==> flow/design.v <==
module Cfu (
    input               cmd_valid,
    output              cmd_ready,
    input      [9:0]    cmd_payload_function_id,
    input      [31:0]   cmd_payload_inputs_0,
    input      [31:0]   cmd_payload_inputs_1,
    output reg          rsp_valid,
    input               rsp_ready,
    output reg [31:0]   rsp_payload_outputs_0,
    input               reset,
    input               clk
);
    reg signed [31:0] InputOffset, FilterOffset;
    reg signed [31:0] accumulator;  
    reg signed [31:0] acc0, acc1, acc2, acc3;
    reg [31:0] global_input;
    wire [31:0] simd_input = (cmd_payload_function_id[9:3] == 7'd0) ? cmd_payload_inputs_0 : global_input;
    wire [31:0] simd_filter = (cmd_payload_function_id[9:3] == 7'd0) ? cmd_payload_inputs_1 : cmd_payload_inputs_0;
    wire signed [31:0] prod_0, prod_1, prod_2, prod_3;
    assign prod_0 = ($signed(simd_input[7 : 0]) + InputOffset) * ($signed(simd_filter[7 : 0]) + FilterOffset);
    assign prod_1 = ($signed(simd_input[15: 8]) + InputOffset) * ($signed(simd_filter[15: 8]) + FilterOffset);
    assign prod_2 = ($signed(simd_input[23:16]) + InputOffset) * ($signed(simd_filter[23:16]) + FilterOffset);
    assign prod_3 = ($signed(simd_input[31:24]) + InputOffset) * ($signed(simd_filter[31:24]) + FilterOffset);
    wire signed [31:0] sum_prods;
    assign sum_prods = prod_0 + prod_1 + prod_2 + prod_3;
    assign cmd_ready = ~rsp_valid;
    always @(posedge clk) begin
        if (reset) begin
            rsp_payload_outputs_0 <= 32'b0;
            rsp_valid <= 1'b0;
            InputOffset <= 32'd0;
            FilterOffset <= 32'd0;
            accumulator <= 32'd0;
            acc0 <= 32'd0;
            acc1 <= 32'd0;
            acc2 <= 32'd0;
            acc3 <= 32'd0;
            global_input <= 32'd0;
        end else if (rsp_valid) begin
            if (rsp_ready) rsp_valid <= 1'b0;
        end else if (cmd_valid) begin
            rsp_valid <= 1'b1;
            case (cmd_payload_function_id[9:3])
                7'd0: begin
                    accumulator <= accumulator + sum_prods;
                    rsp_payload_outputs_0 <= accumulator;
                end
                7'd1: begin
                    accumulator <= 32'd0;
                    rsp_payload_outputs_0 <= 32'd0;
                end
                7'd2: begin
                    InputOffset <= $signed(cmd_payload_inputs_0);
                    rsp_payload_outputs_0 <= $signed(cmd_payload_inputs_0);
                end
                7'd3: begin
                    FilterOffset <= $signed(cmd_payload_inputs_0);
                    rsp_payload_outputs_0 <= $signed(cmd_payload_inputs_0);
                end
                7'd4: begin
                    rsp_payload_outputs_0 <= accumulator;
                end
                7'd5: begin
                    global_input <= cmd_payload_inputs_0;
                end
                7'd6: begin
                    acc0 <= acc0 + sum_prods;
                end
                7'd7: begin
                    acc1 <= acc1 + sum_prods;
                end
                7'd8: begin
                    acc2 <= acc2 + sum_prods;
                end
                7'd9: begin
                    acc3 <= acc3 + sum_prods;
                end
                7'd10: begin
                    acc0 <= 32'd0;
                    acc1 <= 32'd0;
                    acc2 <= 32'd0;
                    acc3 <= 32'd0;
                end
                7'd11: rsp_payload_outputs_0 <= acc0;
                7'd12: rsp_payload_outputs_0 <= acc1;
                7'd13: rsp_payload_outputs_0 <= acc2;
                7'd14: rsp_payload_outputs_0 <= acc3;
                default: rsp_payload_outputs_0 <= 32'b0;
            endcase
        end
    end
endmodule
Settings: LEC_CHECK=0, ABC_AREA=1, CAP_MARGIN=20, CELL_PAD_IN_SITES_DETAIL_PLACEMENT=2, CELL_PAD_IN_SITES_GLOBAL_PLACEMENT=2, CORE_MARGIN=10, CORE_UTILIZATION=40, CTS_CLUSTER_SIZE=11, GPL_TIMING_DRIVEN=0, MAX_ROUTING_LAYER=met4, MIN_ROUTING_LAYER=met2, SETUP_SLACK_MARGIN=-1.75, SLEW_MARGIN=20; clock period 20.0 ns.
run.sh (not shown) runs the stock make flow with config.mk's settings and CLKGATE_MAP_FILE=.
The baseline never finished: it broke off in 5_1_grt on GRT-0116.
Edit:
- ABC_AREA: 1 -> default
- CELL_PAD_IN_SITES_DETAIL_PLACEMENT: 2 -> default
- CELL_PAD_IN_SITES_GLOBAL_PLACEMENT: 2 -> default
- CORE_MARGIN: 10 -> 2
- CORE_UTILIZATION: 40 -> 66
- CTS_CLUSTER_SIZE: 11 -> default
- GPL_TIMING_DRIVEN: 0 -> default
- MAX_ROUTING_LAYER: met4 -> default
- MIN_ROUTING_LAYER: met2 -> default
- SETUP_SLACK_MARGIN: -1.75 -> default
- clock period: 20.0 -> 15.6 ns (I/O delays scaled with it)
This time the run completed and failed the layout checks on negative setup slack.
Die area decreases by 45%.
Synthesized cell count decreases by 18%.
Area after synthesis decreases by 4.5%.
Edit:
- CORE_UTILIZATION: 66 -> 40
- clock period: 15.6 -> 20.0 ns (I/O delays scaled with it)
The changed run finished with timing, DRC and antenna clean; core utilization drops by 38 points; worst hold slack gets worse by 13 ps; die area goes up by 64%; sequential power falls by 22%; synthesized cell count is unchanged; cell count is lower by 1.4%; routed wire length came out lower by about 1.3%; non-clock buffer count fell by 1445.
Edit:
- ABC_AREA: default -> 1
- CORE_UTILIZATION: 40 -> 72
- CTS_CLUSTER_SIZE: default -> 99
- clock period: 20.0 -> 7.8 ns (I/O delays scaled with it)
This time the run died in 5_1_grt on GRT-0116.
Area after synthesis climbs by 4.7%.
Synthesized cell count is higher by 21%.
Die area decreases by 42%.
Edit:
- ABC_AREA: 1 -> default
- CTS_CLUSTER_SIZE: 99 -> 10
The changed run ended with an error in 5_1_grt.
Synthesized area fell by 4.5%.
Die size decreases by 4.4%.
Synthesized cell count is lower by 18%.
Edit:
- CORE_UTILIZATION: 72 -> 40
- CTS_CLUSTER_SIZE: 10 -> default
- clock period: 7.8 -> 19.7 ns (I/O delays scaled with it)
What happened: Now the flow finished with timing, DRC and antenna clean. Area after synthesis is unchanged. Synthesized cell count does not change. Die size came out higher by 79%.


build 33:
Starts from the design.v that is shown in full above.
clock: 20.0 ns
lec_check: 0
cap_margin: 25
cell_pad_in_sites_detail_placement: 1
cell_pad_in_sites_global_placement: 1
core_aspect_ratio: 1.07
core_margin: 2
core_utilization: 23
cts_cluster_size: 11
gpl_routability_driven: 0
hold_slack_margin: -0.07
max_routing_layer: met4
slew_margin: 20
tns_end_percent: 50
Build 33 was carried through to the last stage, and its layout satisfied the timing, design-rule and antenna checks.
### build 33 -> build 89
Settings: CTS_CLUSTER_SIZE removed (was 11); CELL_PAD_IN_SITES_GLOBAL_PLACEMENT removed (was 1); TNS_END_PERCENT removed (was 50); MAX_ROUTING_LAYER removed (was met4); CAP_MARGIN changed from 25 to 20; HOLD_SLACK_MARGIN removed (was -0.07); CORE_UTILIZATION changed from 23 to 54; CORE_ASPECT_RATIO removed (was 1.07); CELL_PAD_IN_SITES_DETAIL_PLACEMENT removed (was 1); GPL_ROUTABILITY_DRIVEN removed (was 0); the clock period (ns, I/O delays scaled along) changed from 20.0 to 19.7.
==> comparison <==
- Total power in build 89 is 4.2% lower than in build 33
- The met3 demand-to-capacity share in global routing number comes out higher for build 89 vs build 33.
- The final design area excluding fillers of build 89 was superior to that of build 33.
- Build 33 -> build 89: total length of routed wires decreased by more than 10%
- Of build 89 and build 33, build 33 shows the lower final worst-path cycle share, with build 89 above it.
- The final cell count of build 89 falls short of that of build 33 by 3586.
- accumulator[31] as the endpoint of the worst setup timing path was reported by build 89, and acc3[31] by build 33.
- Compared to build 33, build 89 leaves less free space in the core.
> inputs changed (build 89 -> build 96)
Settings: an added CTS_CLUSTER_SIZE of 99; a change of CORE_UTILIZATION from 54 to 72; a change of the clock period (ns, I/O delays scaled along) from 19.7 to 15.6.
==> results <==
Build 96: GRT-0232 in global routing -> run aborted. Initial cell density of the core, build 89 and build 96, higher one = build 96. Build 96: die height lower than build 89. Core area, build 89 and build 96: lower on build 96. Measured against each other, build 89 and build 96 differ in area of the chip, the higher figure coming from build 89. Diff build 89 -> build 96: final weighted congestion of routability-driven global placement rose by about 9%; average footprint of a synthesized cell stayed essentially flat; cell area after placement rose by about 11%.
Setup changes, build 96 to build 28
Settings: CTS_CLUSTER_SIZE: 99 -> 11; TNS_END_PERCENT: unset -> 5; ABC_AREA: unset -> 1; PLACE_DENSITY: unset -> 0.37; the clock period (ns, I/O delays scaled along): 15.6 -> 8.04.
Findings:
global routing: build 28 exited with error. Summary of build 28 over build 96: core area went up; synthesized cell count went up; total placed instance area went up; number of sinks handled by clock tree synthesis did not really move; complex-gate fraction of the synthesized area went down. Diff build 96 -> build 28 | die area | up by a few percent.
Relative to build 28, the following input files were edited for build 70:
Settings: ABC_AREA no longer set, was 1; CORE_UTILIZATION now 57, was 72; CTS_CLUSTER_SIZE no longer set, was 11; TNS_END_PERCENT no longer set, was 5; PLACE_DENSITY no longer set, was 0.37; the clock period (ns, I/O delays scaled along) now 11.1, was 8.04.
### Flow results
- Build 70 had finished all stages when the layout checks came back failing, citing negative setup slack.
- Against build 28, die footprint in build 70 came out worse.
- Compared with build 28, build 70 shows a fraction of the yosys area taken by sequential cells that is 0.27 points higher.
- Diff build 70 and build 28: count of buffers added by post-CTS timing repair for setup lower in build 70
- Build 70 against build 28: post-detailed-placement half-perimeter wirelength decreased by 5.5% relative to the old numbers; number of nets in the synthesized netlist decreased by 2415 relative to the old numbers.
- Diff build 28 -> build 70: cell count in the Yosys report fell 2415, area after detailed placement fell 4.6%, area after synthesis fell about 4.5%.
What build 36 does differently from build 70 at the input level:
Settings: an added HOLD_SLACK_MARGIN of -0.05; an added MAX_ROUTING_LAYER of met4; an added SETUP_SLACK_MARGIN of 1.86; a change of CORE_UTILIZATION from 57 to 71; an added CTS_CLUSTER_SIZE of 22; an added MIN_ROUTING_LAYER of met1; a change of the clock period (ns, I/O delays scaled along) from 11.1 to 18.0.
[summary]
Per-cell routed wire length delta for build 36 relative to build 70: 0.50 µm lower
Re via count: build 70 was higher than build 36.
For the sequential group power, build 36 came in 38% lower than build 70 did.
Across build 70 and build 36, a clean result was obtained everywhere but in build 70.
Layout checks on build 70: not met. Flow itself completed; violations: negative setup slack.
From build 70 to build 36, area after synthesis did not move at all.
The post-placement cell count of build 36 is lower than that of build 70.
Min global-route track usage on met2 across build 36 and build 70: build 70
Build 36: final worst slack higher than build 70
Between build 70 and build 36, logic depth of the worst setup path including buffers decreased.
No activity file was given, so power comes from the tool's default toggle rates.
